## main
## user_proj_mul32
module user_proj_mul32 
(
    input wb_clk_i,
    input wb_rst_i,
    input wbs_stb_i,
    input wbs_cyc_i,
    input wbs_we_i,
    input [3:0] wbs_sel_i,
    input [31:0] wbs_dat_i,
    input [31:0] wbs_adr_i,
    output reg wbs_ack_o,
    output reg [31:0] wbs_dat_o,
    output [2:0] irq
);
For scale: about 860 cells after synthesis.
clock: 4.7 ns
lec_check: 0
cap_margin: 10
cell_pad_in_sites_detail_placement: 1
core_aspect_ratio: 0.96
core_margin: 3
core_utilization: 40
cts_cluster_size: 87
gpl_routability_driven: 0
hold_slack_margin: -0.02
max_routing_layer: met5
min_routing_layer: met2
place_density_lb_addon: 0.17
setup_slack_margin: 0.01
slew_margin: 5
tns_end_percent: 95
run.sh (not shown) runs the stock make flow with config.mk's settings and CLKGATE_MAP_FILE=.
### main -> the feature branch
# main
export LEC_CHECK = 0
export CAP_MARGIN = 10
export CELL_PAD_IN_SITES_DETAIL_PLACEMENT = 1
export CORE_ASPECT_RATIO = 0.96
export CORE_MARGIN = 3
export CORE_UTILIZATION = 40
export CTS_CLUSTER_SIZE = 87
export GPL_ROUTABILITY_DRIVEN = 0
export HOLD_SLACK_MARGIN = -0.02
export MAX_ROUTING_LAYER = met5
export MIN_ROUTING_LAYER = met2
export PLACE_DENSITY_LB_ADDON = 0.17
export SETUP_SLACK_MARGIN = 0.01
export SLEW_MARGIN = 5
export TNS_END_PERCENT = 95
create_clock -name core_clock -period 4.7 [get_ports {wb_clk_i}]
# the feature branch
export LEC_CHECK = 0
export CAP_MARGIN = 20
export CORE_MARGIN = 2
export CORE_UTILIZATION = 66
export SLEW_MARGIN = 20
create_clock -name core_clock -period 5.46 [get_ports {wb_clk_i}]
### Flow results
The feature branch reached the final stage; the timing, DRC and antenna checks on its layout passed. main -> the feature branch: sequential power decreased by more than 10%. The worst hold slack on the feature branch is in line with that on main. Compared with main, the feature branch shows a lower initial antenna violation count. The feature branch vs main — die area dropped about 40%. In the flow results for the feature branch and main, the power dissipated by switching net loads is smaller on the feature branch. Transition time at the pin with the least slew margin, the feature branch and main: lower on main. Per the comparison of the feature branch with main, combinational share of power held, total of clock buffers placed in the layout went down 21%, logic share of the area went up 0.66 points.


blue:
user_proj_mul32 again, from the RTL that the note above started with.
Design user_proj_mul32, start of the top module:
module user_proj_mul32 
(
    input wb_clk_i,
    input wb_rst_i,
    input wbs_stb_i,
    input wbs_cyc_i,
    input wbs_we_i,
    input [3:0] wbs_sel_i,
    input [31:0] wbs_dat_i,
    input [31:0] wbs_adr_i,
    output reg wbs_ack_o,
    output reg [31:0] wbs_dat_o,
    output [2:0] irq
);
==> flow/config.mk <==
export PLATFORM = sky130hd
export DESIGN_NAME = user_proj_mul32
export DESIGN_NICKNAME = user_proj_mul32
export VERILOG_FILES = /design/flow/design.v
export SDC_FILE = /design/flow/constraint.sdc
export NUM_CORES = 4
export LEC_CHECK = 0
export CAP_MARGIN = 10
export CELL_PAD_IN_SITES_DETAIL_PLACEMENT = 1
export CORE_ASPECT_RATIO = 0.96
export CORE_MARGIN = 3
export CORE_UTILIZATION = 40
export CTS_CLUSTER_SIZE = 87
export HOLD_SLACK_MARGIN = -0.02
export MAX_ROUTING_LAYER = met5
export MIN_ROUTING_LAYER = met2
export PLACE_DENSITY_LB_ADDON = 0.17
export SETUP_SLACK_MARGIN = 0.01
export SLEW_MARGIN = 5
export TNS_END_PERCENT = 95
==> flow/constraint.sdc <==
create_clock -name core_clock -period 4.7 [get_ports {wb_clk_i}]
set_input_delay 0.9400 -clock core_clock [delete_from_list [all_inputs] [get_ports {wb_clk_i}]]
set_output_delay 0.9400 -clock core_clock [all_outputs]
set_load 0.01 [all_outputs]
blue | status: complete | timing, DRC, antenna: pass
The inputs of orange differ from those of blue as listed below.
- removing TNS_END_PERCENT (formerly 95)
- removing CTS_CLUSTER_SIZE (formerly 87)
- changing SLEW_MARGIN from 5 to 20
- removing CORE_ASPECT_RATIO (formerly 0.96)
- removing SETUP_SLACK_MARGIN (formerly 0.01)
- setting PLACE_DENSITY to 0.39 for the first time
- changing CAP_MARGIN from 10 to 20
- removing HOLD_SLACK_MARGIN (formerly -0.02)
- removing MAX_ROUTING_LAYER (formerly met5)
- setting CTS_CLUSTER_DIAMETER to 358 for the first time
- changing CORE_UTILIZATION from 40 to 22
- removing CELL_PAD_IN_SITES_DETAIL_PLACEMENT (formerly 1)
- removing PLACE_DENSITY_LB_ADDON (formerly 0.17)
- changing CORE_MARGIN from 3 to 2
- changing the clock period (ns, I/O delays scaled along) from 4.7 to 10.0
Findings:
orange improves on blue in clock power. Between orange and blue, the difference in worst clock skew on the final layout is negligible. Going from blue to orange, count of sequential standard cells held steady; multi-input combinational area share decreased by 0.81 points relative to the old numbers.


wip/garnet:
The RTL this note starts from:
==> flow/design.v <==
`default_nettype none
module spm #(parameter size = 32)(
    input wire              clk, 
    input wire              rst,
    input wire              clr,
    input wire              y,
    input wire [size-1:0]   x,
    output wire             p
);
    wire[size-1:1] pp;
    wire[size-1:0] xy;
    genvar i;
    CSADD csa0 (.clk(clk), .rst(rst), .clr(clr), .x(x[0]&y), .y(pp[1]), .sum(p));
    generate 
        for(i=1; i<size-1; i=i+1) begin
            CSADD csa (.clk(clk), .rst(rst), .clr(clr), .x(x[i]&y), .y(pp[i+1]), .sum(pp[i]));
        end 
    endgenerate
    TCMP tcmp (.clk(clk), .rst(rst), .clr(clr), .a(x[size-1]&y), .s(pp[size-1]));
endmodule
module CSADD(
    input wire  clk, 
    input wire  rst,
    input wire  clr,
    input wire  x, 
    input wire  y,
    output reg  sum
);
    reg sc;
    wire hsum1, hco1;
    assign hsum1 = y ^ sc;
    assign hco1 = y & sc;
    wire hsum2, hco2;
    assign hsum2 = x ^ hsum1;
    assign hco2 = x & hsum1;
    always @(posedge clk or posedge rst) begin
        if (rst) begin
            sum <= 1'b0;
            sc <= 1'b0;
        end
        else if (clr) begin
            sum <= 1'b0;
            sc <= 1'b0;
        end
        else begin
            sum <= hsum2;
            sc <= hco1 ^ hco2;
        end
    end
endmodule
module TCMP (
    input wire  clk, 
    input wire  rst,
    input wire  clr,
    input wire  a, 
    output reg  s
);
    reg z;
    always @(posedge clk or posedge rst) begin
        if (rst) begin
            s <= 1'b0;
            z <= 1'b0;
        end
        else if (clr) begin
            s <= 1'b0;
            z <= 1'b0;
        end
        else begin
            z <= a | z;
            s <= a ^ z;
        end
    end
endmodule
`default_nettype none
module mul32 (
    input wire          clk,
    input wire          rst,
    input wire          start,
    input wire  [31:0]  mc,
    input wire  [31:0]  mp,
    output reg  [63:0]  p,
    output wire         done
);
    wire        pw;
    reg [31:0]  Y;
    reg [7:0]   cnt, ncnt;
    reg [1:0]   state, nstate;
    localparam  IDLE=0, RUNNING=1, DONE=2;
    always @(posedge clk or posedge rst)
        if(rst)
            state  <= IDLE;
        else 
            state <= nstate;
    always @*
        case(state)
            IDLE    :   if(start) nstate = RUNNING; else nstate = IDLE;
            RUNNING :   if(cnt == 64) nstate = DONE; else nstate = RUNNING; 
            DONE    :   if(start) nstate = RUNNING; else nstate = DONE;
            default :   nstate = IDLE;
        endcase
    always @(posedge clk)
        cnt <= ncnt;
    always @*
        case(state)
            IDLE    :   ncnt = 0;
            RUNNING :   ncnt = cnt + 1;
            DONE    :   ncnt = 0;
            default :   ncnt = 0;
        endcase
    always @(posedge clk or posedge rst)
        if(rst)
            Y <= 32'b0;
        else if((start == 1'b1)) 
            Y <= mp;
        else if(state==RUNNING) 
            Y <= (Y >> 1);
    always @(posedge clk) 
        if(start)
            p <= 64'b0;
        else if(state==RUNNING)
            p <= {pw, p[63:1]};
    wire y = (state==RUNNING) ? Y[0] : 1'b0;
    spm #(.size(32)) spm32(
        .clk(clk),
        .rst(rst),
        .clr(start),
        .x(mc),
        .y(y),
        .p(pw)
    );
    assign done = (state == DONE);
endmodule
`default_nettype none
module user_proj_mul32 
(
    input wb_clk_i,
    input wb_rst_i,
    input wbs_stb_i,
    input wbs_cyc_i,
    input wbs_we_i,
    input [3:0] wbs_sel_i,
    input [31:0] wbs_dat_i,
    input [31:0] wbs_adr_i,
    output reg wbs_ack_o,
    output reg [31:0] wbs_dat_o,
    output [2:0] irq
);
    reg start;
    wire done;
    wire sys_clk;
    localparam MC_OFF = 8'h00, MP_OFF = 8'h04, P0_OFF = 8'h08, P1_OFF = 8'h0C;
    reg  [31:0]         MP, MC;
    wire [63:0]         P;
    wire                valid           = wbs_stb_i & wbs_cyc_i;
    wire                we              = wbs_we_i && valid;
    wire                re              = ~wbs_we_i && valid;
    wire [3:0]          byte_wr_en      = wbs_sel_i & {4{we}}; 
    wire                we_mp_reg       = we & (wbs_adr_i[7:0] == MP_OFF);
    wire                we_mc_reg       = we & (wbs_adr_i[7:0] == MC_OFF);
    wire                re_mp_reg       = re & (wbs_adr_i[7:0] == MP_OFF);
    wire                re_mc_reg       = re & (wbs_adr_i[7:0] == MC_OFF);
    wire                re_p0_reg       = re & (wbs_adr_i[7:0] == P0_OFF);
    wire                re_p1_reg       = re & (wbs_adr_i[7:0] == P1_OFF);
    assign sys_clk = wb_clk_i;
    always @(posedge sys_clk or posedge wb_rst_i) begin  
        if(wb_rst_i)
            MC <= 32'h0;
        else if(we_mc_reg)  
            MC <= wbs_dat_i;
    end
    always @(posedge sys_clk or posedge wb_rst_i) begin  
        if(wb_rst_i)
            MP <= 32'h0;
        else if(we_mp_reg) 
            MP <= wbs_dat_i;
    end 
    always @(posedge sys_clk or posedge wb_rst_i) begin  
        if(wb_rst_i)
            wbs_ack_o <= 0;
        else
        begin
            if ((we_mc_reg || we_mp_reg || (re_p0_reg && done) || (re_p1_reg && done)))
            begin
                wbs_ack_o <=1;
            end
            else 
                wbs_ack_o <=0; 
        end
    end
    always@(posedge sys_clk or posedge wb_rst_i) begin
        if(wb_rst_i)
            wbs_dat_o <= 32'hDEADBEEF;
        else
        begin
            if (re_p0_reg)
                wbs_dat_o <= P[31:0];
            else if (re_p1_reg)
                 wbs_dat_o <= P[63:32];
            else if (re_mp_reg)
                 wbs_dat_o <= MP;
            else if (re_mc_reg)
                 wbs_dat_o <= MC;
            else
               wbs_dat_o <= 32'hDEADBEEF; 
        end
    end
    always @(posedge sys_clk) 
        start <= (we_mp_reg && wbs_ack_o) ? 1'b1 : 1'b0;
    assign irq = 3'b000;	 
    mul32 mul (
        .clk(wb_clk_i),
        .rst(wb_rst_i),
        .start(start),
        .mc(MC),
        .mp(MP),
        .p(P),
        .done(done)
    );
endmodule
clock: 3.91 ns
lec_check: 0
cap_margin: 20
cell_pad_in_sites_global_placement: 1
core_aspect_ratio: 1.09
core_margin: 2
core_utilization: 58
cts_cluster_diameter: 381
cts_cluster_size: 25
setup_slack_margin: 0.46
slew_margin: 20
tns_end_percent: 5
No stage failed in wip/garnet, and the final checks on the layout all came back clean.
### wip/garnet -> wip/sierra
==> flow/config.mk <==
export PLATFORM = sky130hd
export DESIGN_NAME = user_proj_mul32
export DESIGN_NICKNAME = user_proj_mul32
export VERILOG_FILES = /design/flow/design.v
export SDC_FILE = /design/flow/constraint.sdc
export NUM_CORES = 4
export LEC_CHECK = 0
export CAP_MARGIN = 20
export CELL_PAD_IN_SITES_GLOBAL_PLACEMENT = 0
export CORE_ASPECT_RATIO = 1.09
export CORE_MARGIN = 2
export CORE_UTILIZATION = 66
export CTS_CLUSTER_DIAMETER = 35
export SETUP_SLACK_MARGIN = 0.46
export SLEW_MARGIN = 20
==> flow/constraint.sdc <==
create_clock -name core_clock -period 6.19 [get_ports {wb_clk_i}]
set_input_delay 1.2380 -clock core_clock [delete_from_list [all_inputs] [get_ports {wb_clk_i}]]
set_output_delay 1.2380 -clock core_clock [all_outputs]
set_load 0.01 [all_outputs]
[summary]
wip/sierra: flow completed, timing, DRC and antenna clean. Routed via count, wip/sierra vs wip/garnet: up by a few percent. Re number of different library cells in the post-synthesis netlist: no difference whatsoever between wip/garnet and wip/sierra. wip/sierra vs. wip/garnet: final instance area went up by 6.2%. Number of cell instances on the worst register-to-register path: wip/sierra vs wip/garnet identical. STATUS aggregate routed wire length: wip/sierra loses against wip/garnet. On leakage power, the lower figure sits with wip/garnet, not wip/sierra. When wip/sierra is measured against wip/garnet, its effective utilization at floorplan turns out 7.7 points higher. Diff wip/garnet -> wip/sierra | non-clock buffer count | decrease of 6.
Setup changes, wip/sierra to wip/violet
==> flow/config.mk <==
export PLATFORM = sky130hd
export DESIGN_NAME = user_proj_mul32
export DESIGN_NICKNAME = user_proj_mul32
export VERILOG_FILES = /design/flow/design.v
export SDC_FILE = /design/flow/constraint.sdc
export NUM_CORES = 4
export LEC_CHECK = 0
export ABC_AREA = 1
export CAP_MARGIN = 20
export CORE_MARGIN = 2
export CORE_UTILIZATION = 68
export SLEW_MARGIN = 20
==> flow/constraint.sdc <==
create_clock -name core_clock -period 2.5 [get_ports {wb_clk_i}]
set_input_delay 0.5000 -clock core_clock [delete_from_list [all_inputs] [get_ports {wb_clk_i}]]
set_output_delay 0.5000 -clock core_clock [all_outputs]
set_load 0.01 [all_outputs]
==> comparison <==
- wip/violet: done, clean on timing, DRC and antenna
- wip/violet consumes more power than wip/sierra does.
- Number of vias after detailed routing grows by more than a quarter when moving from wip/sierra to wip/violet.
- wip/sierra vs wip/violet, class of the tightest hold or removal check: flip-flop to flip-flop vs primary input to asynchronous set/reset pin
- Measured against each other, wip/violet and wip/sierra differ in final wirelength, the lower figure coming from wip/sierra.
- Compare wip/violet and wip/sierra | post-synth design cell area higher: wip/violet
- In wip/violet the required time reported for the critical path endpoint turned out 4.58 ns lower than in wip/sierra.
- Taking wip/sierra as the reference point, the total power divided by cell area of wip/violet rises by 330 nW/um^2.
- The biggest cell delay along the critical path of wip/violet falls short of that of wip/sierra by 0.43 ns.
- Global-route wire length before repair (higher): wip/violet
- NOTE: proportion of power drawn by combinational gates in wip/violet exceeds that of wip/sierra
For wip/tundra, these inputs were changed with respect to wip/violet:
diff --git a/flow/config.mk b/flow/config.mk
--- a/flow/config.mk
+++ b/flow/config.mk
@@ -6,7 +6,11 @@
 export NUM_CORES = 4
 export LEC_CHECK = 0
-export ABC_AREA = 1
 export CAP_MARGIN = 20
+export CELL_PAD_IN_SITES_GLOBAL_PLACEMENT = 0
 export CORE_MARGIN = 2
-export CORE_UTILIZATION = 68
+export CORE_UTILIZATION = 72
+export CTS_CLUSTER_DIAMETER = 386
+export CTS_CLUSTER_SIZE = 15
+export PLACE_DENSITY_LB_ADDON = 0.01
+export SETUP_SLACK_MARGIN = 0.72
 export SLEW_MARGIN = 20
## What came out
From wip/violet to wip/tundra the numbers moved as follows: global-route total usage across every layer rose 2.6 points, area share of fa/ha/maj cells after synthesis went up 0.15 points, wire length went up 4.8%, count of clock-buffer cells in the layout decreased by 21% relative to the old numbers.
Each of the runs, namely wip/violet and wip/tundra, reached the end of the flow and came out clean.
The AND-OR/OR-AND share of the synthesized area in wip/tundra was lower than what wip/violet gave.
Input changes introduced in wip/pepper (baseline for comparison: wip/tundra):
diff --git a/flow/config.mk b/flow/config.mk
--- a/flow/config.mk
+++ b/flow/config.mk
@@ -10,6 +10,7 @@
 export CORE_MARGIN = 2
 export CORE_UTILIZATION = 72
-export CTS_CLUSTER_DIAMETER = 386
+export CTS_CLUSTER_DIAMETER = 29
 export CTS_CLUSTER_SIZE = 15
+export HOLD_SLACK_MARGIN = -0.09
 export PLACE_DENSITY_LB_ADDON = 0.01
 export SETUP_SLACK_MARGIN = 0.72
[summary]
Utilization for wip/pepper: 6.8 points up relative to wip/tundra. Against wip/tundra, wip/pepper reports a switching share of power that is higher. [wip/pepper] fmax fell 5.1% relative to wip/tundra.
No activity file was given, so power comes from the tool's default toggle rates.
